### design.v
`timescale 1ns/1ns
module alu(
    input wire [15:0] a, b,
    input wire [3:0] alu_op,
    output reg [15:0] alu_result,
    output  wire zero
);
    always @(*) begin
    case (alu_op)
        4'b0000: alu_result = a + b;
        4'b0001: alu_result = a - b;
        4'b0010: alu_result = a & b;
        4'b0011 : alu_result = a | b;
        4'b0100: alu_result = a ^ b;
        4'b0101: alu_result = ($signed(a) < $signed(b)) ? 16'd1 : 16'd0;
        default : alu_result = 16'd0;
    endcase
end
    assign zero = (alu_result == 16'd0);
endmodule
module control(
    input wire [3:0] opcode,
    input wire is_nop,
    output reg reg_write,
    output reg alu_src,
    output reg mem_read,
    output reg mem_write,
    output reg mem_to_reg,
    output reg branch,
    output reg branch_ne,
    output reg jump,
    output reg halt,
    output reg [3:0] alu_op
);
    always @(*) begin
        reg_write = 0; alu_src = 0;
        mem_read = 0; mem_write = 0; mem_to_reg = 0;
        branch = 0; branch_ne = 0; jump = 0;
        halt = 0;
        alu_op = 4'b0000;
        if (is_nop) begin
        end else case (opcode)
            4'h0  : begin reg_write=1; alu_op=4'b0000; end
            4'h1  : begin reg_write=1; alu_op=4'b0001; end
            4'h2  : begin reg_write=1; alu_op=4'b0010; end
            4'h3   : begin reg_write=1; alu_op=4'b0011; end
            4'h4  : begin reg_write=1; alu_op=4'b0100; end
            4'h5  : begin reg_write=1; alu_op=4'b0101; end
            4'h6 : begin reg_write=1; alu_src=1; end
            4'h7 : begin reg_write=1; alu_src=1; alu_op=4'b0010; end
            4'h8  : begin reg_write=1; alu_src=1; alu_op=4'b0011; end
            4'h9 : begin reg_write=1; alu_src=1; alu_op=4'b0100; end
            4'hA   : begin reg_write=1; alu_src=1; mem_read=1; mem_to_reg=1; end
            4'hB   : begin alu_src=1; mem_write=1; end
            4'hC  : begin branch=1; alu_op=4'b0001; end
            4'hD  : begin branch_ne=1; alu_op=4'b0001; end
            4'hE : begin jump=1; end
            4'hF : begin halt=1; end
        endcase
    end
endmodule
`timescale 1ns/1ns
module regfile(
    input wire clk,
    input wire rst,
    input wire reg_write,
    input wire [3:0] rs1,
    input wire [3:0] rs2,
    input wire [3:0] rd,
    input wire [15:0] rd_data,
    output wire [15:0] rs1_data,
    output wire [15:0] rs2_data
);
    reg [15:0] regs [0:15];
    integer i;
    always @(posedge clk or posedge rst) begin
        if (rst) begin
            for (i = 0; i < 16; i = i + 1)
                regs[i] <= 16'd0;
        end 
        else if (reg_write && rd != 4'd0) begin
            regs[rd] <= rd_data;
        end
    end
    wire [15:0] rs1_raw = (rs1 == 4'd0) ? 16'd0 : regs[rs1];
    wire [15:0] rs2_raw = (rs2 == 4'd0) ? 16'd0 : regs[rs2];
    assign rs1_data = (reg_write && (rd == rs1) && (rd != 4'd0)) ? rd_data : rs1_raw;
    assign rs2_data = (reg_write && (rd == rs2) && (rd != 4'd0)) ? rd_data : rs2_raw;
endmodule
`timescale 1ns/1ns
module hazard_unit (
    input wire [3:0] ifid_rs1,
    input wire [3:0] ifid_rs2,
    input wire [3:0] idex_rd,
    input wire idex_mem_read,
    output reg pc_write,       
    output reg ifid_write,     
    output reg idex_flush      
);
    always @(*) begin
        pc_write = 1'b1;
        ifid_write = 1'b1;
        idex_flush = 1'b0;
        if (idex_mem_read &&
            (idex_rd != 4'd0) &&
            ((idex_rd == ifid_rs1) || (idex_rd == ifid_rs2))) begin
            pc_write = 1'b0;       
            ifid_write = 1'b0;     
            idex_flush = 1'b1;     
        end
    end
endmodule
`timescale 1ns/1ns
module forwarding_unit (
    input wire [3:0] idex_rs1,
    input wire [3:0] idex_rs2,
    input wire exmem_reg_write,
    input wire exmem_mem_to_reg,
    input wire [3:0] exmem_rd,
    input wire memwb_reg_write,
    input wire [3:0] memwb_rd,
    input wire wb_reg_write,
    input wire [3:0] wb_rd,
    output reg [1:0] forward_a,     
    output reg [1:0] forward_b      
);
    always @(*) begin
        forward_a = 2'b00;
        forward_b = 2'b00;
        if (exmem_reg_write && !exmem_mem_to_reg &&
            exmem_rd != 4'd0 &&
            exmem_rd == idex_rs1) begin
            forward_a = 2'b10;
        end
        else if (memwb_reg_write && memwb_rd != 4'd0 &&
                 !(exmem_reg_write && !exmem_mem_to_reg && exmem_rd == idex_rs1) &&
                 memwb_rd == idex_rs1) begin
            forward_a = 2'b01;
        end
        else if (wb_reg_write && wb_rd != 4'd0 && wb_rd == idex_rs1) begin
            forward_a = 2'b11;
        end
        if (exmem_reg_write && !exmem_mem_to_reg &&
            exmem_rd != 4'd0 &&
            exmem_rd == idex_rs2) begin
            forward_b = 2'b10;
        end
        else if (memwb_reg_write && memwb_rd != 4'd0 &&
                 !(exmem_reg_write && !exmem_mem_to_reg && exmem_rd == idex_rs2) &&
                 memwb_rd == idex_rs2) begin
            forward_b = 2'b01;
        end
        else if (wb_reg_write && wb_rd != 4'd0 && wb_rd == idex_rs2) begin
            forward_b = 2'b11;
        end
    end
endmodule
`timescale 1ns/1ns
module pipe_if_id (
    input wire clk,
    input wire rst,
    input wire stall,            
    input wire flush,            
    input wire [15:0] if_pc,
    input wire [15:0] if_instr,
    output reg [15:0] id_pc,
    output reg [15:0] id_instr
);
    always @(posedge clk or posedge rst) begin
        if (rst) begin
            id_pc <= 16'd0;
            id_instr <= 16'h0000;
        end
        else if (flush) begin
            id_pc <= 16'd0;
            id_instr <= 16'h0000;   
        end 
        else if (!stall) begin
            id_pc <= if_pc;
            id_instr <= if_instr;
        end
    end
endmodule
`timescale 1ns/1ns
module pipe_id_ex (
    input wire clk,
    input wire rst,
    input wire flush,
    input wire [15:0] id_pc,
    input wire [15:0] id_rs1_data,
    input wire [15:0] id_rs2_data,
    input wire [15:0] id_imm,
    input wire [3:0] id_rs1,
    input wire [3:0] id_rs2,
    input wire [3:0] id_rd,
    input wire [3:0] id_alu_op,
    input wire id_reg_write,
    input wire id_alu_src,
    input wire id_mem_read,
    input wire id_mem_write,
    input wire id_mem_to_reg,
    input wire id_branch,
    input wire id_branch_ne,
    output reg [15:0] ex_pc,
    output reg [15:0] ex_rs1_data,
    output reg [15:0] ex_rs2_data,
    output reg [15:0] ex_imm,
    output reg [3:0] ex_rs1,
    output reg [3:0] ex_rs2,
    output reg [3:0] ex_rd,
    output reg [3:0] ex_alu_op,
    output reg ex_reg_write,
    output reg ex_alu_src,
    output reg ex_mem_read,
    output reg ex_mem_write,
    output reg ex_mem_to_reg,
    output reg ex_branch,
    output reg ex_branch_ne
);
    always @(posedge clk or posedge rst) begin
        if (rst) begin
            ex_pc <= 16'd0;
            ex_rs1_data <= 16'd0;
            ex_rs2_data <= 16'd0;
            ex_imm <= 16'd0;
            ex_rs1 <= 4'd0;
            ex_rs2 <= 4'd0;
            ex_rd <= 4'd0;
            ex_alu_op <= 4'd0;
            ex_reg_write <= 1'b0;
            ex_alu_src <= 1'b0;
            ex_mem_read <= 1'b0;
            ex_mem_write <= 1'b0;
            ex_mem_to_reg <= 1'b0;
            ex_branch <= 1'b0;
            ex_branch_ne <= 1'b0;
        end
        else if (flush) begin
            ex_pc <= 16'd0;
            ex_rs1_data <= 16'd0;
            ex_rs2_data <= 16'd0;
            ex_imm <= 16'd0;
            ex_rs1 <= 4'd0;
            ex_rs2 <= 4'd0;
            ex_rd <= 4'd0;
            ex_alu_op <= 4'd0;
            ex_reg_write <= 1'b0;
            ex_alu_src <= 1'b0;
            ex_mem_read <= 1'b0;
            ex_mem_write <= 1'b0;
            ex_mem_to_reg <= 1'b0;
            ex_branch <= 1'b0;
            ex_branch_ne <= 1'b0;
        end
        else begin
            ex_pc <= id_pc;
            ex_rs1_data <= id_rs1_data;
            ex_rs2_data <= id_rs2_data;
            ex_imm <= id_imm;
            ex_rs1 <= id_rs1;
            ex_rs2 <= id_rs2;
            ex_rd <= id_rd;
            ex_alu_op <= id_alu_op;
            ex_reg_write <= id_reg_write;
            ex_alu_src <= id_alu_src;
            ex_mem_read <= id_mem_read;
            ex_mem_write <= id_mem_write;
            ex_mem_to_reg <= id_mem_to_reg;
            ex_branch <= id_branch;
            ex_branch_ne <= id_branch_ne;
        end
    end
endmodule
`timescale 1ns/1ns
module pipe_ex1_ex2 (
    input wire clk,
    input wire rst,
    input wire flush,            
    input wire [15:0] ex1_alu_result,
    input wire [15:0] ex1_rs2_data,
    input wire [15:0] ex1_branch_target,
    input wire [3:0] ex1_rd,
    input wire ex1_zero,
    input wire ex1_reg_write,
    input wire ex1_mem_read,
    input wire ex1_mem_write,
    input wire ex1_mem_to_reg,
    input wire ex1_branch,
    input wire ex1_branch_ne,
    output reg [15:0] ex2_alu_result,
    output reg [15:0] ex2_rs2_data,
    output reg [15:0] ex2_branch_target,
    output reg [3:0] ex2_rd,
    output reg ex2_zero,
    output reg ex2_reg_write,
    output reg ex2_mem_read,
    output reg ex2_mem_write,
    output reg ex2_mem_to_reg,
    output reg ex2_branch,
    output reg ex2_branch_ne
);
    always @(posedge clk or posedge rst) begin
        if (rst) begin
            ex2_alu_result <= 16'd0;
            ex2_rs2_data <= 16'd0;
            ex2_branch_target <= 16'd0;
            ex2_rd <= 4'd0;
            ex2_zero <= 1'b0;
            ex2_reg_write <= 1'b0;
            ex2_mem_read <= 1'b0;
            ex2_mem_write <= 1'b0;
            ex2_mem_to_reg <= 1'b0;
            ex2_branch <= 1'b0;
            ex2_branch_ne <= 1'b0;
        end 
        else if (flush) begin
            ex2_alu_result <= ex1_alu_result;
            ex2_rs2_data <= ex1_rs2_data;
            ex2_branch_target <= ex1_branch_target;
            ex2_rd <= ex1_rd;
            ex2_zero <= ex1_zero;
            ex2_reg_write <= 1'b0;
            ex2_mem_read <= 1'b0;
            ex2_mem_write <= 1'b0;
            ex2_mem_to_reg <= 1'b0;
            ex2_branch <= 1'b0;
            ex2_branch_ne <= 1'b0;
        end
        else begin
            ex2_alu_result <= ex1_alu_result;
            ex2_rs2_data <= ex1_rs2_data;
            ex2_branch_target <= ex1_branch_target;
            ex2_rd <= ex1_rd;
            ex2_zero <= ex1_zero;
            ex2_reg_write <= ex1_reg_write;
            ex2_mem_read <= ex1_mem_read;
            ex2_mem_write <= ex1_mem_write;
            ex2_mem_to_reg <= ex1_mem_to_reg;
            ex2_branch <= ex1_branch;
            ex2_branch_ne <= ex1_branch_ne;
        end
    end
endmodule
`timescale 1ns/1ns
module pipe_ex2_mem (
    input wire clk,
    input wire rst,
    input wire flush_mem,        
    input wire [15:0] ex2_alu_result,
    input wire [15:0] ex2_rs2_data,
    input wire [3:0]  ex2_rd,
    input wire [15:0] ex2_branch_target,
    input wire ex2_zero,
    input wire ex2_reg_write,
    input wire ex2_mem_read,
    input wire ex2_mem_write,
    input wire ex2_mem_to_reg,
    input wire ex2_branch,
    input wire ex2_branch_ne,
    output reg [15:0] mem_alu_result,
    output reg [15:0] mem_rs2_data,
    output reg [3:0]  mem_rd,
    output reg [15:0] mem_branch_target,
    output reg mem_zero,
    output reg mem_reg_write,
    output reg mem_mem_read,
    output reg mem_mem_write,
    output reg mem_mem_to_reg,
    output reg mem_branch,
    output reg mem_branch_ne
);
    always @(posedge clk or posedge rst) begin
        if (rst) begin
            mem_alu_result    <= 16'd0;
            mem_rs2_data      <= 16'd0;
            mem_rd            <= 4'd0;
            mem_branch_target <= 16'd0;
            mem_zero          <= 1'b0;
            mem_reg_write     <= 1'b0;
            mem_mem_read      <= 1'b0;
            mem_mem_write     <= 1'b0;
            mem_mem_to_reg    <= 1'b0;
            mem_branch        <= 1'b0;
            mem_branch_ne     <= 1'b0;
        end 
        else if (flush_mem) begin
            mem_alu_result    <= 16'd0;
            mem_rs2_data      <= 16'd0;
            mem_rd            <= 4'd0;
            mem_branch_target <= 16'd0;
            mem_zero          <= 1'b0;
            mem_reg_write     <= 1'b0;
            mem_mem_read      <= 1'b0;
            mem_mem_write     <= 1'b0;
            mem_mem_to_reg    <= 1'b0;
            mem_branch        <= 1'b0;
            mem_branch_ne     <= 1'b0;
        end 
        else begin
            mem_alu_result    <= ex2_alu_result;
            mem_rs2_data      <= ex2_rs2_data;
            mem_rd            <= ex2_rd;
            mem_branch_target <= ex2_branch_target;
            mem_zero          <= ex2_zero;
            mem_reg_write     <= ex2_reg_write;
            mem_mem_read      <= ex2_mem_read;
            mem_mem_write     <= ex2_mem_write;
            mem_mem_to_reg    <= ex2_mem_to_reg;
            mem_branch        <= ex2_branch;
            mem_branch_ne     <= ex2_branch_ne;
        end
    end
endmodule
`timescale 1ns/1ns
module pipe_mem_wb(
    input wire clk,
    input wire rst,
    input wire flush,           
    input wire mem_to_reg_in,
    input wire reg_write_in,
    input wire [15:0] alu_result_in,
    input wire [15:0] mem_data_in,
    input wire [3:0] rd_in,
    output reg mem_to_reg,
    output reg reg_write,
    output reg [15:0] alu_result,
    output reg [15:0] mem_data,
    output reg [3:0] rd
);
    always @(posedge clk or posedge rst) begin
        if (rst) begin
            mem_to_reg <= 1'b0;
            reg_write  <= 1'b0;
            alu_result <= 16'd0;
            mem_data   <= 16'd0;
            rd         <= 4'd0;
        end
        else if (flush) begin
            mem_to_reg <= 1'b0;
            reg_write  <= 1'b0;
            alu_result <= 16'd0;
            mem_data   <= 16'd0;
            rd         <= 4'd0;
        end
        else begin
            mem_to_reg <= mem_to_reg_in;
            reg_write  <= reg_write_in;
            alu_result <= alu_result_in;
            mem_data   <= mem_data_in;
            rd         <= rd_in;
        end
    end
endmodule
`timescale 1ns/1ns
module if_stage(
    input wire clk,
    input wire rst,
    input wire stall_if,           
    input wire flush_if,           
    input wire halt,               
    input wire branch_taken,       
    input wire [15:0] branch_target,   
    input wire jump_taken,         
    input wire [15:0] jump_target,     
    output wire [7:0] imem_addr,
    input wire [15:0] imem_data,
    output reg [15:0] if_pc,       
    output wire [15:0] if_instr    
);
    assign imem_addr = if_pc[7:0];
    assign if_instr = imem_data;
    always @(posedge clk or posedge rst) begin
        if (rst) begin
            if_pc <= 16'd0;
        end
        else if (branch_taken) begin
            if_pc <= branch_target;
        end
        else if (!stall_if && !halt) begin
            if (jump_taken) begin
                if_pc <= jump_target;
            end
            else begin
                if_pc <= if_pc + 16'd1;
            end
        end
    end
endmodule
`timescale 1ns/1ns
module cpu_top_pipeline (
    input wire clk,
    input wire rst,
    output wire [7:0]  imem_addr,
    input  wire [15:0] imem_data,
    output wire [7:0]  dmem_addr,
    output wire [15:0] dmem_wdata,
    output wire        dmem_we,
    input  wire [15:0] dmem_rdata,
    output wire        halted
);
    wire [15:0] if_pc, if_instr;
    wire if_stall, if_flush;
    wire [15:0] id_pc, id_instr;
    wire [3:0] id_opcode, id_rd, id_rs1, id_rs2;
    wire [15:0] id_rs1_data, id_rs2_data, id_imm;
    wire id_reg_write, id_alu_src, id_mem_read, id_mem_write, id_mem_to_reg;
    wire id_branch, id_branch_ne, id_jump;
    wire [3:0] id_alu_op;
    wire id_halt, id_pc_write;
    wire [15:0] ex1_pc, ex1_rs1_data, ex1_rs2_data, ex1_imm;
    wire [3:0] ex1_rd, ex1_rs1, ex1_rs2, ex1_alu_op;
    wire ex1_reg_write, ex1_alu_src, ex1_mem_read, ex1_mem_write, ex1_mem_to_reg;
    wire ex1_branch, ex1_branch_ne;
    wire [15:0] ex1_alu_result, ex1_branch_target;
    wire ex1_zero;
    wire [1:0] forward_a, forward_b;
    wire [15:0] ex1_rs1_fwd, ex1_rs2_fwd;
    wire [15:0] ex2_alu_result, ex2_rs2_data, ex2_branch_target;
    wire [3:0] ex2_rd;
    wire ex2_reg_write, ex2_mem_read, ex2_mem_write, ex2_mem_to_reg;
    wire ex2_branch, ex2_branch_ne, ex2_zero;
    wire [15:0] mem_alu_result, mem_rs2_data, mem_read_data, mem_branch_target;
    wire [3:0] mem_rd;
    wire mem_reg_write, mem_mem_read, mem_mem_write, mem_mem_to_reg;
    wire mem_branch, mem_branch_ne, mem_zero;
    wire [15:0] wb_alu_result, wb_mem_data, wb_write_data;
    wire [3:0] wb_rd;
    wire wb_reg_write, wb_mem_to_reg;
    wire stall_signal, flush_signal;
    wire branch_taken, jump_taken;
    wire [15:0] jump_target;
    wire ifid_write_en;
    reg fetch_stop;
    reg halt_ex1, halt_ex2, halt_mem, halt_wb;
    wire id_halt_go;
    assign halted = halt_wb;
    always @(posedge clk or posedge rst) begin
        if (rst) begin
            fetch_stop <= 1'b0;
            halt_ex1 <= 1'b0;
            halt_ex2 <= 1'b0;
            halt_mem <= 1'b0;
            halt_wb <= 1'b0;
        end
        else begin
            if (branch_taken)
                fetch_stop <= 1'b0;
            else if (id_halt_go)
                fetch_stop <= 1'b1;
            halt_ex1 <= id_halt_go;
            halt_ex2 <= halt_ex1 && !branch_taken;
            halt_mem <= halt_ex2;
            halt_wb <= halt_wb || halt_mem;
        end
    end
    hazard_unit u_hazard (
        .ifid_rs1(id_rs1),
        .ifid_rs2(id_rs2),
        .idex_rd(ex1_rd),
        .idex_mem_read(ex1_mem_read),
        .pc_write(id_pc_write),
        .ifid_write(ifid_write_en),
        .idex_flush(flush_signal)
    );
    assign stall_signal = ~ifid_write_en;
    assign jump_taken = id_jump && !stall_signal && !branch_taken && !fetch_stop;
    assign id_halt_go = id_halt && !stall_signal && !branch_taken && !fetch_stop;
    assign jump_target = {{4{id_instr[11]}}, id_instr[11:0]};   
    assign branch_taken = (ex2_branch && ex2_zero) || (ex2_branch_ne && !ex2_zero);
    assign if_flush = branch_taken || jump_taken || id_halt_go || fetch_stop;
    if_stage u_if (
        .clk(clk),
        .rst(rst),
        .stall_if(stall_signal),
        .flush_if(if_flush),
        .halt(fetch_stop || id_halt_go),
        .branch_taken(branch_taken),
        .branch_target(ex2_branch_target),
        .jump_taken(jump_taken),
        .jump_target(jump_target),
        .imem_addr(imem_addr),
        .imem_data(imem_data),
        .if_pc(if_pc),
        .if_instr(if_instr)
    );
    pipe_if_id u_if_id (
        .clk(clk),
        .rst(rst),
        .stall(stall_signal),
        .flush(if_flush),
        .if_pc(if_pc),
        .if_instr(if_instr),
        .id_pc(id_pc),
        .id_instr(id_instr)
    );
    assign id_opcode = id_instr[15:12];
    assign id_rd = id_instr[11:8];
    assign id_rs1 = id_instr[7:4];
    assign id_rs2 = id_instr[3:0];
    assign id_imm = {{12{id_instr[3]}}, id_instr[3:0]};   
    control u_ctrl (
        .opcode(id_opcode),
        .is_nop(id_instr == 16'h0000),
        .reg_write(id_reg_write),
        .alu_src(id_alu_src),
        .mem_read(id_mem_read),
        .mem_write(id_mem_write),
        .mem_to_reg(id_mem_to_reg),
        .branch(id_branch),
        .branch_ne(id_branch_ne),
        .jump(id_jump),
        .alu_op(id_alu_op),
        .halt(id_halt)
    );
    regfile u_rf (
        .clk(clk),
        .rst(rst),
        .reg_write(wb_reg_write),
        .rs1(id_rs1),
        .rs2(id_rs2),
        .rd(wb_rd),
        .rd_data(wb_write_data),
        .rs1_data(id_rs1_data),
        .rs2_data(id_rs2_data)
    );
    pipe_id_ex u_id_ex (
        .clk(clk),
        .rst(rst),
        .flush(flush_signal || if_flush),
        .id_pc(id_pc),
        .id_rs1(id_rs1),
        .id_rs2(id_rs2),
        .id_rd(id_rd),
        .id_rs1_data(id_rs1_data),
        .id_rs2_data(id_rs2_data),
        .id_imm(id_imm),
        .id_alu_op(id_alu_op),
        .id_reg_write(id_reg_write),
        .id_alu_src(id_alu_src),
        .id_mem_read(id_mem_read),
        .id_mem_write(id_mem_write),
        .id_mem_to_reg(id_mem_to_reg),
        .id_branch(id_branch),
        .id_branch_ne(id_branch_ne),
        .ex_pc(ex1_pc),
        .ex_rs1(ex1_rs1),
        .ex_rs2(ex1_rs2),
        .ex_rd(ex1_rd),
        .ex_rs1_data(ex1_rs1_data),
        .ex_rs2_data(ex1_rs2_data),
        .ex_imm(ex1_imm),
        .ex_alu_op(ex1_alu_op),
        .ex_reg_write(ex1_reg_write),
        .ex_alu_src(ex1_alu_src),
        .ex_mem_read(ex1_mem_read),
        .ex_mem_write(ex1_mem_write),
        .ex_mem_to_reg(ex1_mem_to_reg),
        .ex_branch(ex1_branch),
        .ex_branch_ne(ex1_branch_ne)
    );
    forwarding_unit u_fwd (
        .idex_rs1(ex1_rs1),
        .idex_rs2(ex1_rs2),
        .exmem_reg_write(ex2_reg_write),
        .exmem_mem_to_reg(ex2_mem_to_reg),
        .exmem_rd(ex2_rd),
        .memwb_reg_write(mem_reg_write),
        .memwb_rd(mem_rd),
        .wb_reg_write(wb_reg_write),
        .wb_rd(wb_rd),
        .forward_a(forward_a),
        .forward_b(forward_b)
    );
    wire [15:0] mem_fwd_data = mem_mem_to_reg ? mem_read_data : mem_alu_result;
    assign ex1_rs1_fwd = (forward_a == 2'b10) ? ex2_alu_result :
                         (forward_a == 2'b01) ? mem_fwd_data : 
                         (forward_a == 2'b11) ? wb_write_data :
                         ex1_rs1_data;
    assign ex1_rs2_fwd = (forward_b == 2'b10) ? ex2_alu_result :
                         (forward_b == 2'b01) ? mem_fwd_data : 
                         (forward_b == 2'b11) ? wb_write_data :
                         ex1_rs2_data;
    wire [15:0] alu_input_b = ex1_alu_src ? ex1_imm : ex1_rs2_fwd;
    alu u_alu (
        .a(ex1_rs1_fwd),
        .b(alu_input_b),
        .alu_op(ex1_alu_op),
        .alu_result(ex1_alu_result),
        .zero(ex1_zero)
    );
    assign ex1_branch_target = ex1_pc + ex1_imm;
    pipe_ex1_ex2 u_ex1_ex2 (
        .clk(clk),
        .rst(rst),
        .flush(branch_taken),
        .ex1_alu_result(ex1_alu_result),
        .ex1_rs2_data(ex1_rs2_fwd),
        .ex1_rd(ex1_rd),
        .ex1_branch_target(ex1_branch_target),
        .ex1_zero(ex1_zero),
        .ex1_reg_write(ex1_reg_write),
        .ex1_mem_read(ex1_mem_read),
        .ex1_mem_write(ex1_mem_write),
        .ex1_mem_to_reg(ex1_mem_to_reg),
        .ex1_branch(ex1_branch),
        .ex1_branch_ne(ex1_branch_ne),
        .ex2_alu_result(ex2_alu_result),
        .ex2_rs2_data(ex2_rs2_data),
        .ex2_rd(ex2_rd),
        .ex2_branch_target(ex2_branch_target),
        .ex2_zero(ex2_zero),
        .ex2_reg_write(ex2_reg_write),
        .ex2_mem_read(ex2_mem_read),
        .ex2_mem_write(ex2_mem_write),
        .ex2_mem_to_reg(ex2_mem_to_reg),
        .ex2_branch(ex2_branch),
        .ex2_branch_ne(ex2_branch_ne)
    );
    pipe_ex2_mem u_ex2_mem (
        .clk(clk),
        .rst(rst),
        .flush_mem(1'b0),
        .ex2_alu_result(ex2_alu_result),
        .ex2_rs2_data(ex2_rs2_data),
        .ex2_rd(ex2_rd),
        .ex2_branch_target(ex2_branch_target),
        .ex2_reg_write(ex2_reg_write),
        .ex2_mem_read(ex2_mem_read),
        .ex2_mem_write(ex2_mem_write),
        .ex2_mem_to_reg(ex2_mem_to_reg),
        .ex2_branch(ex2_branch),
        .ex2_branch_ne(ex2_branch_ne),
        .ex2_zero(ex2_zero),
        .mem_alu_result(mem_alu_result),
        .mem_rs2_data(mem_rs2_data),
        .mem_rd(mem_rd),
        .mem_branch_target(mem_branch_target),
        .mem_reg_write(mem_reg_write),
        .mem_mem_read(mem_mem_read),
        .mem_mem_write(mem_mem_write),
        .mem_mem_to_reg(mem_mem_to_reg),
        .mem_branch(mem_branch),
        .mem_branch_ne(mem_branch_ne),
        .mem_zero(mem_zero)
    );
    assign dmem_addr = mem_alu_result[7:0];
    assign dmem_wdata = mem_rs2_data;
    assign dmem_we = mem_mem_write;
    assign mem_read_data = dmem_rdata;
    pipe_mem_wb u_mem_wb (
        .clk(clk),
        .rst(rst),
        .flush(1'b0),
        .mem_to_reg_in(mem_mem_to_reg),
        .reg_write_in(mem_reg_write),
        .alu_result_in(mem_alu_result),
        .mem_data_in(mem_read_data),
        .rd_in(mem_rd),
        .mem_to_reg(wb_mem_to_reg),
        .reg_write(wb_reg_write),
        .alu_result(wb_alu_result),
        .mem_data(wb_mem_data),
        .rd(wb_rd)
    );
    assign wb_write_data = wb_mem_to_reg ? wb_mem_data : wb_alu_result;
endmodule
### run.sh
#!/bin/bash
# the make line also repeats each setting of config.mk as NAME=value (left out here)
make -C /OpenROAD-flow-scripts/flow DESIGN_CONFIG=/design/flow/config.mk WORK_HOME=/design/flow/orfs CLKGATE_MAP_FILE= finish
### config.mk
export PLATFORM = sky130hd
export DESIGN_NAME = cpu_top_pipeline
export DESIGN_NICKNAME = cpu_top_pipeline
export VERILOG_FILES = /design/flow/design.v
export SDC_FILE = /design/flow/constraint.sdc
export NUM_CORES = 4
export LEC_CHECK = 0
export CAP_MARGIN = 20
export CELL_PAD_IN_SITES_DETAIL_PLACEMENT = 1
export CORE_MARGIN = 6
export CORE_UTILIZATION = 54
export CTS_CLUSTER_SIZE = 76
export MIN_ROUTING_LAYER = met1
export PLACE_DENSITY = 0.54
export SLEW_MARGIN = 20
export TNS_END_PERCENT = 40
### constraint.sdc
create_clock -name core_clock -period 7.06 [get_ports {clk}]
set_input_delay 1.4120 -clock core_clock [delete_from_list [all_inputs] [get_ports {clk}]]
set_output_delay 1.4120 -clock core_clock [all_outputs]
set_load 0.01 [all_outputs]
==> deck_impl_summary.md, run 1 <==
Key Metrics from the Run

Run status
  – Status: timing/DRC/antenna clean

Place
  – Buffers on Ports: 67
  – Dpl cells: 3,028
  – Routability congestion estimate: 0.963
  – Dpl hpwl: 57.5 mm

Critical path
  – Reg-to-reg startpoint: u_id_ex.ex_imm[14]
  – Largest stage delay, worst path: 0.70 ns
  – Buf/Inv on CP: 2
  – Flop2flop setup slack: 0.84 ns
  – Logic depth of the worst path, buffers included: 19
  – CP endpoint kind: flip-flop
  – CP Launch Type: flip-flop
  – Reg2reg path depth: 19
  – Crit Path Class: reg2reg
  – CP Cell Sequence: inv_1 -> a221o_1 -> nor4_1 -> nand2_1 -> buf_4 -> and2_1 -> a211o_1 -> a31oi_1 -> mux2i_1 -> ha_1 -> or2_2 -> o221ai_1 -> nand2_1 -> a311oi_1 -> mux2i_1 -> nand4_1 -> a2111oi_2 -> nand4b_1 -> nor4b_2
  – Worst path slowest cell: a311oi_1
  – Worst Path Required: 7.57 ns
  – Reg-to-Reg End: u_ex1_ex2.ex2_zero
  – Crit path to: u_ex1_ex2.ex2_zero
  – Cell family with most CP delay: AND-OR/OR-AND gates
  – Arr. time, crit path: 6.74 ns
  – Peak fanout along the critical path: 40
  – Crit. Startpoint: u_id_ex.ex_imm[14]

Routing
  – WL/cell: 29.4 um
  – Via/cell ratio: 6.98
  – Drt total wl: 91.9 mm
  – DRT iter0 DRCs: 2,852
  – Antenna Nets Post-Route: 0
  – First-pass DRT Iterations: 8
  – Residual DRC: 0
  – Inserted Diodes: 0
  – DR vias: 21,800

Clock tree
  – H-tree depth: 2
  – CTS tree: done
  – # hold bufs at CTS: 0
  – Setup bufs post-CTS: 0
  – Latency at later pin: 0.61 ns
  – Clock Sinks: 465
  – CTS Buf Count: 50
  – Clock buffer depth: 3
  – Post-CTS sizing: 0
  – Clock Pin Slew Worst Setup and Hold Paths: 0.06 ns
  – Root Buffer: clkbuf_16

Logic synthesis
  – Post-synth regs: 465
  – Syn Nets: 2,597
  – Avg Cell Area, Syn: 9.39 sq um
  – Ys cells: 2,503
  – Yosys top cell by area: dfrtp_1
  – Top cells, area: dfrtp_1 (50%), a21oi_1 (6.3%), nor2_1 (5.8%)
  – Synth cell types: 85
  – Synthesized netlist cell count: 2,503
  – And-or/or-and share of the synthesized area: 23.4%
  – MUX area fraction: 2.12%
  – Synth cell count leaders: dfrtp_1 (465), nor2_1 (361), a21oi_1 (294), clkbuf_1 (167), o21ai_0 (157)
  – XOR-XNOR Cells, Area Fraction: 2.05%
  – Synth top area share: 49.5%
  – Ys Warns: 13
  – Yosys top cell by instances: dfrtp_1
  – Cell area after synthesis: 0.0235 sq mm
  – Fraction of the mapped netlist area in adder cells: 3.29%
  – Synth Seq Share: 49.5%
  – FFs w/ async S/R, synth: 100%
  – Area reported by Yosys stat: 0.0235 sq mm
  – Yosys simple share: 14.6%
  – Top non-seq family: AND-OR/OR-AND gates
  – Flip-flops with a built-in enable: 0
  – Main synth FF type: dfrtp_1

STA
  – Fin crit share: 88.2%
  – Pins Over Slew Limit: 0
  – Final setup viols: 0
  – Max Clock Freq: 161 MHz
  – RSZ-0062 raised after global routing: false
  – Clock skew: 0.0169 ns
  – Max_slew headroom: 34.6%
  – Min cycle time layout: 6.22 ns
  – Slew @ Worst Pin: 0.982 ns
  – Final hold viol count: 0
  – Hold slack final: 0.350 ns

Global route
  – Largest net degree at the start of global routing: 158
  – GRT Residual Overflow: 0
  – First-pass GRT wire length: 138 mm
  – Vias in the first global route: 23,100
  – Initial antenna violation count: 0
  – GRT Overall Usage: 37.3%

Hold path
  – Worst min path class: reg2reg
  – Worst Hold Path EP: u_ex2_mem.mem_rs2_data[4]
  – Hold path start: u_ex1_ex2.ex2_rs2_data[4]
  – Hold path cells: 0

Final layout
  – Fillcell total: 4,709
  – Core Util, Final: 62.8%
  – Area Overhead vs Synth: 13.3%
  – # nets final: 2,599
  – Flop area: 0.0116 sq mm
  – Non-filler cells in the finished layout: 3,122
  – Comb gate area: 0.0109 sq mm

Floorplanning
  – I/O pin cnt: 68
  – Die W: 221 um
  – Die area: 0.0487 sq mm
  – Die height: 221 um
  – FP Core Util: 55.4%
  – CORE AREA: 0.0424 sq mm
  – Std cell rows: 75

Job
  – Max-cap check violation count: 0
  – Tool warnings: 66
layout make-up:
class / count / share of cell area, %
clock buffer: 73 / 5.68
multi-input combinational: 1764 / 40.8
timing repair buffer: 153 / 5.14
tap: 577 / 2.71
clock inverter: 19 / 0.987
sequential: 465 / 43.7
inverter: 71 / 1.01
routing by layer:
| layer | track usage, % | up-vias | wire length [um] |
|---|---|---|---|
| met5 | 0 | - | 0 |
| met4 | 19.1 | 0 | 5540 |
| met3 | 11.2 | 451 | 10400 |
| met2 | 58.0 | 1431 | 41300 |
| met1 | 47.4 | 10900 | 34600 |
| li1 | - | 9009 | - |
metrics by stage:
step / area [sq um] / setup slack (ns) / TNS (ns)
finish: 26600 / 0.835 / 0
global route: 26600 / 0.535 / 0
CTS: 26600 / 0.906 / 0
detailed placement: 24800 / 1.04 / 0
global placement: 24800 / 1.18 / 0
floorplan: 23500 / -0.647 / -300.82
==> inputs of run 2 (changes only) <==
Settings changed: ABC_AREA set to 1, CELL_PAD_IN_SITES_DETAIL_PLACEMENT 1 to not set, CORE_MARGIN 6 to 2, CORE_UTILIZATION 54 to 72, CTS_CLUSTER_SIZE 76 to not set, MIN_ROUTING_LAYER met1 to not set, PLACE_DENSITY 0.54 to 0.6, TNS_END_PERCENT 40 to not set.
Clock period 7.06 ns to 3.87 ns, I/O delays scaled along.
==> run 2 against run 1 <==
Effect of this change: now fails the layout checks on setup timing; die area is 25% lower; final area is 9.6% higher; synthesized cell count is 32% higher; non-clock buffer count is 91 higher; clock skew is 0.0020 ns higher; final cell count is 25% higher; largest cell class unchanged.
==> deck_impl_summary.md, run 2 <==
Key Metrics from the Run

Critical path
  – Most frequent CP cell: nand3_1
  – CP Cell Sequence: xnor2_1 -> nand2_1 -> nor2_2 -> nand2_2 -> nand2_2 -> nand2_2 -> nor2_4 -> inv_4 -> nand2_1 -> nand3_1 -> nand2_1 -> nand2_2 -> ha_4 -> nand2_1 -> nor2_1 -> nand3_1 -> nand3_1 -> nand2_1 -> nand3_1 -> nand3_1 -> nor2_2 -> nand3_1 -> nor2_1
  – Largest stage delay, worst path: 0.45 ns
  – Buf/Inv on CP: 1
  – Peak fanout along the critical path: 11
  – Crit Path Class: reg2reg
  – Reg-to-Reg End: u_ex1_ex2.ex2_zero
  – Worst Path Required: 4.40 ns
  – Worst path slowest cell: dfrtp_2
  – Reg-to-reg startpoint: u_id_ex.ex_rs1[2]
  – Cell family with most CP delay: simple AND/OR/NAND/NOR gates
  – Reg2reg path depth: 23
  – Logic depth of the worst path, buffers included: 23
  – Arr. time, crit path: 4.53 ns
  – Crit path to: u_ex1_ex2.ex2_zero
  – Flop2flop setup slack: -0.13 ns
  – Crit. Startpoint: u_id_ex.ex_rs1[2]
  – CP Launch Type: flip-flop
  – CP endpoint kind: flip-flop

Global route
  – GRT Residual Overflow: 0
  – Initial antenna violation count: 8
  – GRT Overall Usage: 52.9%
  – Largest net degree at the start of global routing: 107
  – First-pass GRT wire length: 146 mm
  – Vias in the first global route: 26,000

STA
  – Final setup viols: 2
  – Slew @ Worst Pin: 1.20 ns
  – Final hold viol count: 0
  – Setup ws final: -0.126 ns
  – Clock skew: 0.0189 ns
  – Fin crit share: 103%
  – Min cycle time layout: 4.00 ns
  – Max Clock Freq: 250 MHz
  – Pins Over Slew Limit: 0
  – Max_slew headroom: 19.7%

Clock tree
  – CTS tree: done
  – Root Buffer: clkbuf_16
  – Clock Pin Slew Worst Setup and Hold Paths: 0.06 ns
  – # hold bufs at CTS: 0
  – Clock Sinks: 465
  – CTS Buf Count: 48
  – Latency at later pin: 0.61 ns
  – Clock buffer depth: 3
  – H-tree depth: 2

Place
  – Setup WS pre-CTS: -0.129 ns
  – Buffers on Ports: 67
  – Routability congestion estimate: 1.05
  – Dpl cells: 3,809
  – Dpl hpwl: 59.8 mm

Floorplanning
  – Die W: 191 um
  – Std cell rows: 68
  – FP Core Util: 73.0%
  – CORE AREA: 0.0345 sq mm
  – Die height: 191 um
  – Die area: 0.0365 sq mm
  – I/O pin cnt: 68

Logic synthesis
  – Avg Cell Area, Syn: 7.62 sq um
  – Top cells, area: dfrtp_1 (46%), nand2_1 (12%), o21ai_0 (6.9%)
  – Ys cells: 3,301
  – Syn Nets: 3,395
  – Yosys simple share: 23.4%
  – Synth cell count leaders: nand2_1 (813), dfrtp_1 (465), inv_1 (431), o21ai_0 (346), nor2_1 (323)
  – MUX area fraction: 0.572%
  – Synthesized netlist cell count: 3,301
  – Main synth FF type: dfrtp_1
  – Cell area after synthesis: 0.0252 sq mm
  – And-or/or-and share of the synthesized area: 15.0%
  – Area reported by Yosys stat: 0.0252 sq mm
  – FFs w/ async S/R, synth: 100%
  – Yosys top cell by instances: nand2_1
  – XOR-XNOR Cells, Area Fraction: 1.32%
  – Synth cell types: 53
  – Yosys top cell by area: dfrtp_1
  – Top non-seq family: simple AND/OR/NAND/NOR gates
  – Post-synth regs: 465
  – Flip-flops with a built-in enable: 0
  – Synth Seq Share: 46.2%
  – Ys Warns: 13
  – Synth top area share: 46.2%
  – Fraction of the mapped netlist area in adder cells: 3.07%

Final layout
  – Core Util, Final: 84.7%
  – Area Overhead vs Synth: 16.0%
  – Fillcell total: 1,879
  – Comb gate area: 0.0114 sq mm
  – Flop area: 0.0117 sq mm
  – Non-filler cells in the finished layout: 3,918
  – # nets final: 3,522

Hold path
  – Worst min path class: reg2reg
  – Hold path start: u_ex1_ex2.ex2_rs2_data[10]
  – Worst Hold Path EP: u_ex2_mem.mem_rs2_data[10]
  – Hold path cells: 0

Job
  – Max-cap check violation count: 0
  – Tool warnings: 65

Routing
  – Via/cell ratio: 6.84
  – DR vias: 26,800
  – DRT iter0 DRCs: 5,274
  – WL/cell: 25.0 um
  – First-pass DRT Iterations: 13
  – Residual DRC: 0
  – Drt total wl: 97.8 mm
  – Antenna Nets Post-Route: 0

Run status
  – Status: failed layout checks
  – Violated Checks: setup timing
-- run 2: what timing repair did --
item / in CTS / in global routing
pin swaps: 5 / 37
endpoints found under the setup margin: 7 / 12
buffers inserted: 7 / 17
resized: 16 / 133
-- run 2: final cells by class --
class                      instances  area share (%)
sequential                       465            39.9
clock buffer                      71            4.96
tap                              455            1.95
antenna                            3          0.0257
multi-input combinational       2202            39.1
timing repair buffer             244            7.30
clock inverter                    11           0.656
inverter                         467            6.06
-- run 2: metal layers --
metal,vias to the layer above,global-route usage (%),part of all wire [%]
met5,-,1.37,0.090
met2,2818,76.8,41
met3,1031,22.9,16
met4,8,40.0,11
met1,12100,62.0,31
li1,10900,-,-
-- run 2: per-stage QoR --
step                hold slack (ns)  TNS [ns]  instance area [sq um]
CTS                           0.350         0                  28600
floorplan                     0.331  -1487.50                  25200
detailed placement            0.336    -0.276                  26800
global route                  0.355    -0.583                  29200
finish                        0.351    -0.201                  29200
global placement              0.332    -0.116                  26800
==> inputs of run 3 (changes only) <==
Settings changed: ABC_AREA 1 to not set, CELL_PAD_IN_SITES_DETAIL_PLACEMENT set to 0, CELL_PAD_IN_SITES_GLOBAL_PLACEMENT set to 1, CORE_ASPECT_RATIO set to 0.88, CORE_UTILIZATION 72 to 61, CTS_CLUSTER_SIZE set to 77, MAX_ROUTING_LAYER set to met4, PLACE_DENSITY 0.6 to not set, PLACE_DENSITY_LB_ADDON set to 0.18, SETUP_SLACK_MARGIN set to -0.3.
Clock period 3.87 ns to 4.37 ns, I/O delays scaled along.
==> run 3 against run 2 <==
Effect of this change: still fails the layout checks on setup timing; non-clock buffer count up 125; synthesized cell count fell by 24%; hold slack got worse by 0.014 ns; core utilization decreased by 9.9 points; clock-buffer cell count is 15 lower; register-to-register slack worse by 0.38 ns; die area is 10% higher; synthesized area decreased by 6.6%.
==> deck_impl_summary.md, run 3 <==
Key Metrics from the Run

Final layout
  – Flop area: 0.0116 sq mm
  – Non-filler cells in the finished layout: 3,272
  – Comb gate area: 0.0112 sq mm
  – Core Util, Final: 74.9%
  – # nets final: 2,811
  – Area Overhead vs Synth: 21.2%
  – Post-route cell area: 0.0285 sq mm
  – Fillcell total: 2,722

Clock tree
  – Root Buffer: clkbuf_16
  – Clock Pin Slew Worst Setup and Hold Paths: 0.08 ns
  – Clock Sinks: 465
  – Clock buffer depth: 3
  – CTS tree: done
  – H-tree depth: 2
  – CTS Buf Count: 46
  – Latency at later pin: 0.59 ns

Routing
  – Antenna Nets Post-Route: 0
  – DRT iter0 DRCs: 3,506
  – First-pass DRT Iterations: 9
  – Residual DRC: 0
  – Via/cell ratio: 6.71
  – DR vias: 22,000
  – Inserted Diodes: 0
  – Drt total wl: 81.6 mm
  – WL/cell: 24.9 um

Critical path
  – Crit. Startpoint: u_ex1_ex2.ex2_mem_to_reg
  – Worst Path Required: 4.86 ns
  – CP Cell Sequence: nand2b_4 -> a221o_1 -> nor4_4 -> buf_4 -> nor3_4 -> buf_4 -> a211o_1 -> a31oi_4 -> mux2i_2 -> buf_4 -> fa_2 -> nand2b_4 -> a211o_1 -> a21oi_2 -> a311oi_1 -> a221o_1 -> or4_1 -> a2111oi_2 -> nand4b_1 -> nor4b_2
  – Flop2flop setup slack: -0.51 ns
  – Most frequent CP cell: buf_4
  – Logic depth of the worst path, buffers included: 20
  – CP endpoint kind: flip-flop
  – Arr. time, crit path: 5.37 ns
  – Largest stage delay, worst path: 0.54 ns
  – Buf/Inv on CP: 3
  – Crit path to: u_ex1_ex2.ex2_zero
  – Peak fanout along the critical path: 4
  – Crit Path Class: reg2reg
  – Reg-to-Reg End: u_ex1_ex2.ex2_zero
  – Reg2reg path depth: 20
  – CP Launch Type: flip-flop
  – Worst path slowest cell: or4_1
  – Cell family with most CP delay: AND-OR/OR-AND gates
  – Reg-to-reg startpoint: u_ex1_ex2.ex2_mem_to_reg

Logic synthesis
  – Synthesized netlist cell count: 2,503
  – Syn Nets: 2,597
  – Yosys top cell by area: dfrtp_1
  – Main synth FF type: dfrtp_1
  – Synth top area share: 49.5%
  – Post-synth regs: 465
  – Fraction of the mapped netlist area in adder cells: 3.29%
  – FFs w/ async S/R, synth: 100%
  – Synth cell count leaders: dfrtp_1 (465), nor2_1 (361), a21oi_1 (294), clkbuf_1 (167), o21ai_0 (157)
  – MUX area fraction: 2.12%
  – Synth Seq Share: 49.5%
  – Ys cells: 2,503
  – Top cells, area: dfrtp_1 (50%), a21oi_1 (6.3%), nor2_1 (5.8%)
  – Yosys simple share: 14.6%
  – Area reported by Yosys stat: 0.0235 sq mm
  – Yosys top cell by instances: dfrtp_1
  – And-or/or-and share of the synthesized area: 23.4%
  – Top non-seq family: AND-OR/OR-AND gates
  – Flip-flops with a built-in enable: 0
  – Synth cell types: 85
  – XOR-XNOR Cells, Area Fraction: 2.05%
  – Avg Cell Area, Syn: 9.39 sq um
  – Cell area after synthesis: 0.0235 sq mm
  – Ys Warns: 13

STA
  – Max_slew headroom: 15.8%
  – Clock skew: 0.0252 ns
  – Final hold viol count: 0
  – Final setup viols: 6
  – Fin crit share: 112%
  – Pins Over Slew Limit: 0
  – Slew @ Worst Pin: 1.26 ns
  – Max Clock Freq: 205 MHz
  – RSZ-0062 raised after global routing: true
  – Setup ws final: -0.509 ns
  – Min cycle time layout: 4.88 ns

Place
  – Dpl hpwl: 52.6 mm
  – Buffers on Ports: 67
  – Routability congestion estimate: 0.953
  – Placed cell area: 0.0264 sq mm
  – Dpl cells: 3,174

Floorplanning
  – FP Core Util: 61.8%
  – I/O pin cnt: 68
  – Die height: 188 um
  – Die W: 213 um
  – CORE AREA: 0.0381 sq mm
  – Std cell rows: 67
  – Die area: 0.0401 sq mm

Run status
  – Status: failed layout checks
  – Violated Checks: setup timing

Global route
  – GRT Residual Overflow: 0
  – First-pass GRT wire length: 124 mm
  – GRT Overall Usage: 42.1%
  – Initial antenna violation count: 2
  – Largest net degree at the start of global routing: 57
  – Vias in the first global route: 21,300

Hold path
  – Hold path start: u_ex1_ex2.ex2_rs2_data[15]
  – Worst min path class: reg2reg
  – Hold path cells: 0
  – Worst Hold Path EP: u_ex2_mem.mem_rs2_data[15]

Job
  – Max-cap check violation count: 0
  – Tool warnings: 62
-- run 3: timing repair --
action                                  4_1_cts  5_1_grt
buffers inserted                              2       10
endpoints found under the setup margin        2        9
hold buffers                                  0        0
resized                                      22       59
pin swaps                                     8       27
-- run 3: per-layer routing --
layer | wire length [um] | up-vias | share of wire [%] | track usage, %
met3 | 11100 | 365 | 14 | 13.8
li1 | - | 9449 | - | -
met1 | 31700 | 10500 | 39 | 57.0
met4 | 4080 | 0 | 5.0 | 17.2
met5 | 0 | - | 0 | -
met2 | 34800 | 1613 | 43 | 58.5
-- run 3: per-stage QoR --
| step | TNS (ns) | hold WS (ns) | setup slack [ns] |
|---|---|---|---|
| after floorplan | -1301.78 | 0.331 | -2.80 |
| after global placement | -1.81 | 0.333 | -0.677 |
| after detailed placement | -2.10 | 0.335 | -0.728 |
| after CTS | -1.71 | 0.349 | -0.495 |
| after global routing | -2.82 | 0.355 | -0.742 |
| final | -0.887 | 0.336 | -0.509 |
-- run 3: layout make-up --
cell class | count | share of cell area [%]
clock inverters | 30 | 1.52
multi-input cells | 1764 | 39.2
inverters | 71 | 0.949
clock buffers | 56 | 4.35
well taps | 517 | 2.27
flip-flops and latches | 465 | 40.9
repair buffers | 369 | 10.9
==> inputs of run 4 (changes only) <==
Settings changed: CELL_PAD_IN_SITES_DETAIL_PLACEMENT 0 to not set, CELL_PAD_IN_SITES_GLOBAL_PLACEMENT 1 to not set, CORE_ASPECT_RATIO 0.88 to not set, CORE_UTILIZATION 61 to 64, CTS_CLUSTER_SIZE 77 to 39, MAX_ROUTING_LAYER met4 to not set, PLACE_DENSITY_LB_ADDON 0.18 to not set, SETUP_SLACK_MARGIN -0.3 to not set, TNS_END_PERCENT set to 5.
Clock period 4.37 ns to 3.01 ns, I/O delays scaled along.
==> run 4 against run 3 <==
Effect of this change: the layout still fails its checks (setup timing); sequential share of layout area fell by 0.42 points; sequential cell count did not move; routed wire length up 3.5%; first-iteration DRC count down 2.2%; clock skew is 0.00067 ns higher; non-clock buffer count up 54; synthesized area stayed put.
==> deck_impl_summary.md, run 4 <==
Key Metrics from the Run

Final layout
  – Fillcell total: 2,332
  – # nets final: 2,866
  – Area Overhead vs Synth: 22.4%
  – Core Util, Final: 79.2%

Critical path
  – Cell family with most CP delay: simple AND/OR/NAND/NOR gates
  – Reg-to-Reg End: u_ex1_ex2.ex2_zero
  – Largest stage delay, worst path: 0.57 ns
  – Logic depth of the worst path, buffers included: 20
  – Reg2reg path depth: 20
  – Crit Path Class: reg2reg
  – Crit. Startpoint: u_id_ex.ex_rs2[1]
  – CP endpoint kind: flip-flop
  – Flop2flop setup slack: -1.83 ns
  – Reg-to-reg startpoint: u_id_ex.ex_rs2[1]
  – Buf/Inv on CP: 2
  – Worst path slowest cell: or4_4
  – Worst Path Required: 3.50 ns
  – Arr. time, crit path: 5.33 ns
  – CP Cell Sequence: buf_4 -> xnor2_1 -> nand4_1 -> nor2_4 -> nor2_1 -> a211o_1 -> a31oi_2 -> mux2_4 -> ha_2 -> inv_1 -> fa_2 -> nand2b_4 -> a21oi_2 -> o22ai_1 -> nand3b_1 -> or3_1 -> or4_4 -> a2111oi_4 -> nand4b_1 -> nor4b_2
  – CP Launch Type: flip-flop
  – Crit path to: u_ex1_ex2.ex2_zero
  – Peak fanout along the critical path: 7

Clock tree
  – Root Buffer: clkbuf_16
  – Latency at later pin: 0.60 ns
  – Clock buffer depth: 3
  – H-tree depth: 2
  – CTS Buf Count: 47
  – Clock Pin Slew Worst Setup and Hold Paths: 0.06 ns
  – Clock Sinks: 465
  – CTS tree: done

Logic synthesis
  – Avg Cell Area, Syn: 9.39 sq um
  – Yosys top cell by instances: dfrtp_1
  – And-or/or-and share of the synthesized area: 23.4%
  – Yosys top cell by area: dfrtp_1
  – Synthesized netlist cell count: 2,503
  – Yosys simple share: 14.6%
  – Cell area after synthesis: 0.0235 sq mm
  – Post-synth regs: 465
  – Synth Seq Share: 49.5%
  – Synth cell types: 85
  – MUX area fraction: 2.12%
  – Synth cell count leaders: dfrtp_1 (465), nor2_1 (361), a21oi_1 (294), clkbuf_1 (167), o21ai_0 (157)
  – Synth top area share: 49.5%
  – Fraction of the mapped netlist area in adder cells: 3.29%
  – Main synth FF type: dfrtp_1
  – FFs w/ async S/R, synth: 100%
  – Flip-flops with a built-in enable: 0
  – Ys Warns: 13
  – Top cells, area: dfrtp_1 (50%), a21oi_1 (6.3%), nor2_1 (5.8%)
  – Area reported by Yosys stat: 0.0235 sq mm
  – XOR-XNOR Cells, Area Fraction: 2.05%
  – Syn Nets: 2,597
  – Top non-seq family: AND-OR/OR-AND gates
  – Ys cells: 2,503

Place
  – Buffers on Ports: 67
  – Routability congestion estimate: 0.996
  – Dpl hpwl: 53.4 mm

Job
  – Max-cap check violation count: 0
  – Tool warnings: 64

STA
  – Final setup TNS: -16.83 ns
  – Min cycle time layout: 4.84 ns
  – Slew @ Worst Pin: 1.13 ns
  – Pins Over Slew Limit: 0
  – Clock skew: 0.0258 ns
  – Max_slew headroom: 24.9%
  – Final setup viols: 17
  – Final hold viol count: 0
  – Fin crit share: 161%
  – RSZ-0062 raised after global routing: true
  – Setup ws final: -1.83 ns
  – Max Clock Freq: 207 MHz

Global route
  – Global routing's busiest layer: met2
  – GRT Residual Overflow: 0
  – GR Layer Usage met2: 67.3%
  – Met3 Track Usage GR: 13.6%
  – M1 GR Usage: 58.1%
  – GRT Overall Usage: 44.5%
  – Initial antenna violation count: 2
  – Vias in the first global route: 22,800
  – Largest net degree at the start of global routing: 93
  – First-pass GRT wire length: 129 mm

Hold path
  – Worst Hold Path EP: u_ex2_mem.mem_rs2_data[0]
  – Hold path cells: 0
  – Hold path start: u_ex1_ex2.ex2_rs2_data[0]
  – Worst min path class: reg2reg

Routing
  – First-pass DRT Iterations: 13
  – Residual DRC: 0
  – DRT iter0 DRCs: 3,429
  – Antenna Nets Post-Route: 0
  – Inserted Diodes: 0
  – Drt total wl: 84.4 mm
  – WL/cell: 25.8 um
  – DR vias: 22,500
  – Via/cell ratio: 6.89

Floorplanning
  – Die area: 0.0383 sq mm
  – Std cell rows: 70
  – Die height: 196 um
  – FP Core Util: 64.7%
  – I/O pin cnt: 68
  – Die W: 196 um
  – CORE AREA: 0.0363 sq mm

Run status
  – Violated Checks: setup timing
  – Status: failed layout checks
[run 4: what timing repair did]
item | CTS | global route
setup buffers | 9 | 0
hold buffers | 0 | 0
endpoints found under the setup margin | 19 | 17
resized | 85 | 21
gates cloned | 1 | 0
pin swaps | 27 | 7
[run 4: area by class of cell]
| cell class | instances | area, sq um | area share, % |
|---|---|---|---|
| Clock buffer | 69 | 1400 | 4.87 |
| Clock inverter | 14 | 151 | 0.526 |
| Inverter | 71 | 270 | 0.939 |
| Multi-Input combinational cell | 1764 | 11200 | 38.9 |
| Sequential cell | 465 | 11600 | 40.4 |
| Tap cell | 468 | 586 | 2.03 |
| Timing Repair Buffer | 423 | 3550 | 12.3 |
[run 4: layer usage]
layer	part of all wire, %	vias to the layer above	routed length, um
met2	43	1676	36500
met5	0.028	-	24
met1	36	10800	30700
met4	6.7	4	5680
met3	14	529	11400
li1	-	9527	-
[run 4: per-stage QoR]
step | area [sq um] | hold WS (ns) | worst slack [ns] | std cells
floorplan | 23500 | 0.331 | -3.89 | 2503
global placement | 26700 | 0.332 | -1.98 | 3181
detailed placement | 26700 | 0.336 | -2.14 | 3181
CTS | 28700 | 0.345 | -1.75 | 3274
global route | 28800 | 0.348 | -2.03 | 3274
finish | 28800 | 0.345 | -1.83 | 3274
==> inputs of run 5 (changes only) <==
Settings changed: ABC_AREA set to 1, CAP_MARGIN 20 to 0, CORE_UTILIZATION 64 to 72, CTS_CLUSTER_DIAMETER set to 317, CTS_CLUSTER_SIZE 39 to not set, PLACE_DENSITY set to 0.75, SETUP_SLACK_MARGIN set to -0.36, TNS_END_PERCENT 5 to not set.
Clock period 3.01 ns to 3.52 ns, I/O delays scaled along.
==> run 5 against run 4 <==
Effect of this change: the layout still fails its checks (setup timing); final cell count rose by 23%; hold slack improved by 0.0023 ns; critical path depth rose by 4; clock-buffer cell count fell by 4; synthesized area rose by 7.0%; highest routed layer unchanged.
==> deck_impl_summary.md, run 5 <==
Key Metrics from the Run

Critical path
  – Crit path to: u_ex1_ex2.ex2_zero
  – Buf/Inv on CP: 2
  – CP Cell Sequence: xnor2_1 -> o21ai_1 -> nor2_1 -> nand2_2 -> nor2_4 -> buf_4 -> nor2_2 -> a21oi_1 -> nand2_1 -> a21oi_2 -> ha_1 -> inv_1 -> nand2_1 -> nand2_1 -> nand3_1 -> nand2_1 -> nand2_1 -> nand2_1 -> nand2_1 -> nand3_1 -> nand3_1 -> nor2_1 -> nand3_1 -> nor2_1
  – Flop2flop setup slack: -0.59 ns
  – Crit Path Class: reg2reg
  – Crit. Startpoint: u_ex1_ex2.ex2_rd[1]
  – CP endpoint kind: flip-flop
  – Cell family with most CP delay: simple AND/OR/NAND/NOR gates
  – Reg-to-Reg End: u_ex1_ex2.ex2_zero
  – CP Launch Type: flip-flop
  – Peak fanout along the critical path: 6
  – Worst Path Required: 4.08 ns
  – Reg2reg path depth: 24
  – Arr. time, crit path: 4.67 ns
  – Logic depth of the worst path, buffers included: 24
  – Reg-to-reg startpoint: u_ex1_ex2.ex2_rd[1]
  – Largest stage delay, worst path: 0.48 ns
  – Worst path slowest cell: dfrtp_1
  – Most frequent CP cell: nand2_1

Clock tree
  – Clock Sinks: 465
  – # hold bufs at CTS: 0
  – H-tree depth: 2
  – Root Buffer: clkbuf_16
  – Clock Pin Slew Worst Setup and Hold Paths: 0.07 ns
  – CTS Buf Count: 47
  – Clock buffer depth: 3
  – Latency at later pin: 0.63 ns
  – CTS tree: done

Job
  – Tool warnings: 63
  – Max-cap check violation count: 0

Logic synthesis
  – Yosys simple share: 23.4%
  – Top non-seq family: simple AND/OR/NAND/NOR gates
  – Flip-flops with a built-in enable: 0
  – Synth top area share: 46.2%
  – Ys Warns: 13
  – XOR-XNOR Cells, Area Fraction: 1.32%
  – Main synth FF type: dfrtp_1
  – Synth cell count leaders: nand2_1 (813), dfrtp_1 (465), inv_1 (431), o21ai_0 (346), nor2_1 (323)
  – Synth Seq Share: 46.2%
  – Yosys top cell by area: dfrtp_1
  – Top cells, area: dfrtp_1 (46%), nand2_1 (12%), o21ai_0 (6.9%)
  – Ys cells: 3,301
  – Syn Nets: 3,395
  – Avg Cell Area, Syn: 7.62 sq um
  – Synthesized netlist cell count: 3,301
  – FFs w/ async S/R, synth: 100%
  – Fraction of the mapped netlist area in adder cells: 3.07%
  – Synth cell types: 53
  – Cell area after synthesis: 0.0252 sq mm
  – Yosys top cell by instances: nand2_1
  – Post-synth regs: 465
  – MUX area fraction: 0.572%
  – And-or/or-and share of the synthesized area: 15.0%
  – Area reported by Yosys stat: 0.0252 sq mm

Place
  – Dpl cells: 3,929
  – Dpl hpwl: 62.6 mm
  – Routability congestion estimate: 1.04
  – Buffers on Ports: 67
  – Setup WS pre-CTS: -0.395 ns

Routing
  – WL/cell: 26.1 um
  – Via/cell ratio: 7.03
  – DRT iter0 DRCs: 5,743
  – Residual DRC: 0
  – DR vias: 28,300
  – Drt total wl: 105 mm
  – First-pass DRT Iterations: 15
  – Antenna Nets Post-Route: 0

Run status
  – Status: failed layout checks
  – Violated Checks: setup timing

STA
  – Setup ws final: -0.588 ns
  – Final setup viols: 14
  – Final setup TNS: -5.10 ns
  – Clock skew: 0.0324 ns
  – Max_slew headroom: 26.2%
  – Slew @ Worst Pin: 1.10 ns
  – Max Clock Freq: 243 MHz
  – RSZ-0062 raised after global routing: true
  – Pins Over Slew Limit: 0
  – Fin crit share: 117%
  – Min cycle time layout: 4.11 ns
  – Final hold viol count: 0

Floorplanning
  – Std cell rows: 68
  – Die height: 191 um
  – Die W: 191 um
  – FP Core Util: 73.0%
  – I/O pin cnt: 68
  – Die area: 0.0365 sq mm
  – CORE AREA: 0.0345 sq mm

Global route
  – GRT Residual Overflow: 0
  – First-pass GRT wire length: 152 mm
  – Initial antenna violation count: 7
  – GRT Overall Usage: 55.4%
  – Vias in the first global route: 27,100
  – Largest net degree at the start of global routing: 94

Hold path
  – Hold path cells: 0
  – Hold path start: u_ex1_ex2.ex2_rs2_data[15]
  – Worst min path class: reg2reg
  – Worst Hold Path EP: u_ex2_mem.mem_rs2_data[15]

Final layout
  – Flop area: 0.0116 sq mm
  – Core Util, Final: 86.4%
  – Area Overhead vs Synth: 18.3%
  – Fillcell total: 1,725
  – Non-filler cells in the finished layout: 4,027
  – # nets final: 3,628
  – Comb gate area: 0.0113 sq mm
## run 5: stage by stage
step | hold WS, ns | cell area, sq um
floorplan | 0.331 | 25200
global placement | 0.333 | 27800
detailed placement | 0.335 | 27800
CTS | 0.348 | 29300
global route | 0.354 | 29800
finish | 0.347 | 29800
## run 5: final cells by class
class                           count  share of cell area, %
Timing Repair Buffer              349                   9.87
Antenna cell                        1                0.00841
Tap cell                          455                   1.91
Sequential cell                   465                   39.1
Timing Repair inverter              1                 0.0168
Inverter                          467                   5.94
Clock inverter                     21                  0.866
Multi-Input combinational cell   2203                   37.9
Clock buffer                       65                   4.35
## run 5: per-layer routing
| layer | track usage (%) | wire (um) |
|---|---|---|
| met1 | 63.9 | 31700 |
| met2 | 79.7 | 42300 |
| met3 | 26.2 | 18600 |
| met4 | 41.8 | 12300 |
| met5 | 3.43 | 156 |
## run 5: timing repair
action | CTS | global route
setup buffers | 0 | 11
resized | 0 | 105
setup endpoints to repair | 0 | 12
==> inputs of run 6 (changes only) <==
Settings changed: ABC_AREA 1 to not set, CAP_MARGIN 0 to 20, CORE_UTILIZATION 72 to 52, CTS_CLUSTER_DIAMETER 317 to not set, PLACE_DENSITY 0.75 to 0.6, SETUP_SLACK_MARGIN -0.36 to not set.
Clock period 3.52 ns to 3.82 ns, I/O delays scaled along.
==> run 6 against run 5 <==
Effect of this change: still fails the layout checks on setup timing; first-iteration DRC count shrank 39%; sequential share of layout area fell by 0.48 points; critical path type unchanged; setup slack got worse by 0.30 ns.
==> deck_impl_summary.md, run 6 <==
Key Metrics from the Run

Run status
  – Status: failed layout checks
  – Violated Checks: setup timing

Global route
  – Vias in the first global route: 22,100
  – GRT Overall Usage: 37.4%
  – GRT Residual Overflow: 0
  – M1 GR Usage: 50.9%
  – First-pass GRT wire length: 133 mm

Critical path
  – Buf/Inv on CP: 2
  – Arr. time, crit path: 5.21 ns
  – Worst Path Required: 4.32 ns
  – Largest stage delay, worst path: 0.57 ns
  – Cell family with most CP delay: simple AND/OR/NAND/NOR gates
  – Logic depth of the worst path, buffers included: 19
  – Peak fanout along the critical path: 4
  – Crit Path Class: reg2reg
  – Crit. Startpoint: u_ex1_ex2.ex2_rd[3]
  – CP Cell Sequence: buf_6 -> or4_4 -> nand2_4 -> and2_4 -> nor2_2 -> a211o_1 -> a31oi_4 -> mux2_4 -> fa_2 -> nor2_4 -> buf_6 -> o311a_1 -> o21ai_1 -> nand3b_1 -> or3_4 -> or4_4 -> a2111oi_4 -> nand4b_1 -> nor4b_2

Logic synthesis
  – Post-synth regs: 465
  – Flip-flops with a built-in enable: 0
  – Cell area after synthesis: 0.0235 sq mm
  – Synth cell types: 85
  – XOR-XNOR Cells, Area Fraction: 2.05%
  – Yosys top cell by area: dfrtp_1
  – Main synth FF type: dfrtp_1
  – Top cells, area: dfrtp_1 (50%), a21oi_1 (6.3%), nor2_1 (5.8%)
  – Synth Seq Share: 49.5%
  – Fraction of the mapped netlist area in adder cells: 3.29%
  – Top non-seq family: AND-OR/OR-AND gates
  – And-or/or-and share of the synthesized area: 23.4%
  – Synth cell count leaders: dfrtp_1 (465), nor2_1 (361), a21oi_1 (294), clkbuf_1 (167), o21ai_0 (157)
  – Synthesized netlist cell count: 2,503
  – MUX area fraction: 2.12%

Floorplanning
  – Die area: 0.0469 sq mm
  – CORE AREA: 0.0444 sq mm
  – I/O pin cnt: 68

STA
  – Pins Over Slew Limit: 0
  – Clock skew: 0.0291 ns
  – Setup ws final: -0.890 ns
  – RSZ-0062 raised after global routing: true
  – Max Clock Freq: 212 MHz
  – Max_slew headroom: 32.3%
  – Final hold viol count: 0
  – Final setup viols: 11
  – Min cycle time layout: 4.71 ns

Hold path
  – Hold path cells: 0
  – Worst Hold Path EP: u_ex2_mem.mem_rs2_data[2]
  – Worst min path class: reg2reg
  – Hold path start: u_ex1_ex2.ex2_rs2_data[2]

Clock tree
  – H-tree depth: 2
  – Root Buffer: clkbuf_16
  – Latency at later pin: 0.61 ns
  – Clock Pin Slew Worst Setup and Hold Paths: 0.06 ns
  – CTS tree: done
  – Clock Sinks: 465
  – # hold bufs at CTS: 0

Routing
  – DRT iter0 DRCs: 3,519
  – WL/cell: 25.3 um
  – Residual DRC: 0
  – Via/cell ratio: 6.40
  – DR vias: 22,100
  – Antenna Nets Post-Route: 0

Final layout
  – Area Overhead vs Synth: 28.1%

Place
  – Dpl cells: 3,300
  – Buffers on Ports: 67
  – Routability congestion estimate: 0.952
## run 6: through the flow
step | instance area (sq um) | hold WS [ns] | util (%) | setup slack, ns
after detailed placement | 26900 | 0.335 | 60.5 | -1.30
after global routing | 30100 | 0.350 | 67.8 | -1.16
after global placement | 26900 | 0.331 | 60.5 | -1.19
after CTS | 29800 | 0.338 | 67.1 | -0.842
after floorplan | 23600 | 0.331 | - | -3.24
final | 30100 | 0.336 | 67.8 | -0.890
## run 6: metal layers
metal / vias up / part of all wire, %
met3: 344 / 11
met2: 1402 / 44
met5: - / 0
met1: 10700 / 40
li1: 9659 / -
met4: 0 / 4.8
## run 6: layout make-up
| cell class | count | area, sq um | share of cell area [%] |
|---|---|---|---|
| multi-input cells | 1764 | 11800 | 39.1 |
| flip-flops and latches | 465 | 11600 | 38.7 |
| repair buffers | 471 | 4020 | 13.3 |
| clock buffers | 73 | 1510 | 5.01 |
| well taps | 592 | 741 | 2.46 |
| inverters | 71 | 273 | 0.906 |
| clock inverters | 15 | 144 | 0.478 |
## run 6: timing repair
item | CTS | global route
hold endpoints to repair | 0 | 0
setup endpoints to repair | 13 | 13
resized | 209 | 44
setup buffers | 49 | 14
pin swaps | 69 | 31
gates cloned | 2 | 0
